Setup of run A:
// mac
module mac(
input clk, 
input rstn, 
input vld_i, 
input [215:0] win, 
input [215:0] din,
output[ 20:0] acc_o, 
output        vld_o
);
Size: ~16000 cells after synthesis, ~2700 flip-flops, about 460 I/O pins.
make LEC_CHECK=0 CAP_MARGIN=20 CORE_MARGIN=2 CORE_UTILIZATION=62 CTS_CLUSTER_SIZE=95 SLEW_MARGIN=20 finish   # period 4.23 ns
run.sh (not shown) runs the stock make flow with config.mk's settings and CLKGATE_MAP_FILE=.
To summarise run A: no stage aborted, but the layout did not pass its checks, failing on negative setup slack.
The inputs of run B differ from those of run A as listed below.
- SETUP_SLACK_MARGIN: unset -> 1.22
- CORE_UTILIZATION: 62 -> 72
- CTS_CLUSTER_SIZE: 95 -> 43
- CAP_MARGIN: 20 -> 10
- CTS_CLUSTER_DIAMETER: unset -> 25
- the clock period (ns, I/O delays scaled along): 4.23 -> 4.83
==> results <==
Fmax (run B vs. run A) decreases by more than 10%
From run A to run B the numbers moved as follows: post-route core utilization rose by 13 points, filler cell count in the final layout fell by about 50%, clock tree buffer count of the final layout rose by 293.
Run B ran in full, but the layout does not pass; the checks complain about negative setup slack.
STATUS run=run A STAGES=ALL_DONE FINAL_CHECKS=FAILED CAUSE=negative setup slack
Diff run A -> run B: cell count fell by about 4%, count of vias placed by the detailed router rose by 13356, post-placement cell count fell by 1388.
Looking at wire length across run A and run B, the one that comes out higher is run B.
Here is what was changed in the inputs of run C compared with run B.
- swapping 10 for 20 in CAP_MARGIN
- clearing CTS_CLUSTER_DIAMETER, which used to be 25
- putting CELL_PAD_IN_SITES_DETAIL_PLACEMENT at 2 where nothing was set
- swapping 1.22 for 0.41 in SETUP_SLACK_MARGIN
- putting MAX_ROUTING_LAYER at met4 where nothing was set
- swapping 72 for 52 in CORE_UTILIZATION
- clearing CTS_CLUSTER_SIZE, which used to be 43
- swapping 4.83 for 3.99 in the clock period (ns, I/O delays scaled along)
Results
Of run C and run B, none finishes clean. Layout checks on run B: not met. Flow itself completed; violations: negative setup slack. Run C: aborted in 3_5_place_dp (tool error). As far as count of library flops with an enable pin goes, run B and run C are indistinguishable; the numbers are identical. Comparing run C against run B, there is no change at all in synthesized-area fraction occupied by adder cells. Initial core utilization was higher in run B than in run C. Run C ends up with higher chip area than run B does. Global placer's final weighted congestion was higher in run B than in run C. The number of nets produced by synthesis was comparable across run C and run B. On die outline height, the lower figure sits with run B, not run C.
What run D does differently from run C at the input level:
- TNS_END_PERCENT newly set to 5
- ABC_AREA newly set to 1
- CTS_CLUSTER_DIAMETER newly set to 201
- CORE_UTILIZATION changed from 52 to 72
- PLACE_DENSITY_LB_ADDON newly set to 0.01
- SETUP_SLACK_MARGIN removed (was 0.41)
- CELL_PAD_IN_SITES_DETAIL_PLACEMENT removed (was 2)
- MAX_ROUTING_LAYER removed (was met4)
- the clock period (ns, I/O delays scaled along) changed from 3.99 to 4.29
[summary]
Number of nets produced by synthesis (run D vs. run C) increases by more than 10%. Run D vs run C: core footprint down by more than 10%. Summary — chip area line of the yosys report, run D relative to run C: higher, by 5.4%. Run D reports a higher fraction of the mapped netlist area in simple logic gates than run C does. Going from run C to run D, cell count after synthesis grows by 3796. Run D — count of cell types in the netlist 19 lower, run C as reference. Run D finished all stages; however, its layout fails the closing checks, the failures being negative setup slack.
Input-level comparison between run E and run D:
- TNS_END_PERCENT: 5 -> unset
- PLACE_DENSITY_LB_ADDON: 0.01 -> unset
- CORE_UTILIZATION: 72 -> 68
- CTS_CLUSTER_DIAMETER: 201 -> unset
- ABC_AREA: 1 -> unset
- the clock period (ns, I/O delays scaled along): 4.29 -> 6.0
### Flow results
Run E: full flow OK, the timing, DRC and antenna checks passed
Compared with run D, run E shows routed wire length that has gone down by more than 10%.
Diff run D -> run E | count of placed standard cells in the final layout, fillers left out | down by more than 10%
What run F does differently from run E at the input level:
- CAP_MARGIN now 15, was 20
- SETUP_SLACK_MARGIN now 1.23, previously not set
- CORE_UTILIZATION now 72, was 68
- CTS_CLUSTER_DIAMETER now 28, previously not set
- the clock period (ns, I/O delays scaled along) now 5.1, was 6.0
==> results <==
Re first-iteration DRC count: run E was lower than run F. Although it ran to completion, run F produced a layout that fails the final checks because of negative setup slack. Run F vs run E, standard cell area after detailed placement went up by 2.2%. Run F: critical path depth is 2 lower than what run E reported. Run F vs. run E: worst-path maximum fanout neither gained nor lost much, area occupied by registers has increased. Delta (run F minus run E): layout-stage area growth over the synthesis result has increased, combinational gate area has increased, global-route wire length before repair has increased, global-route usage has increased, design area has increased.
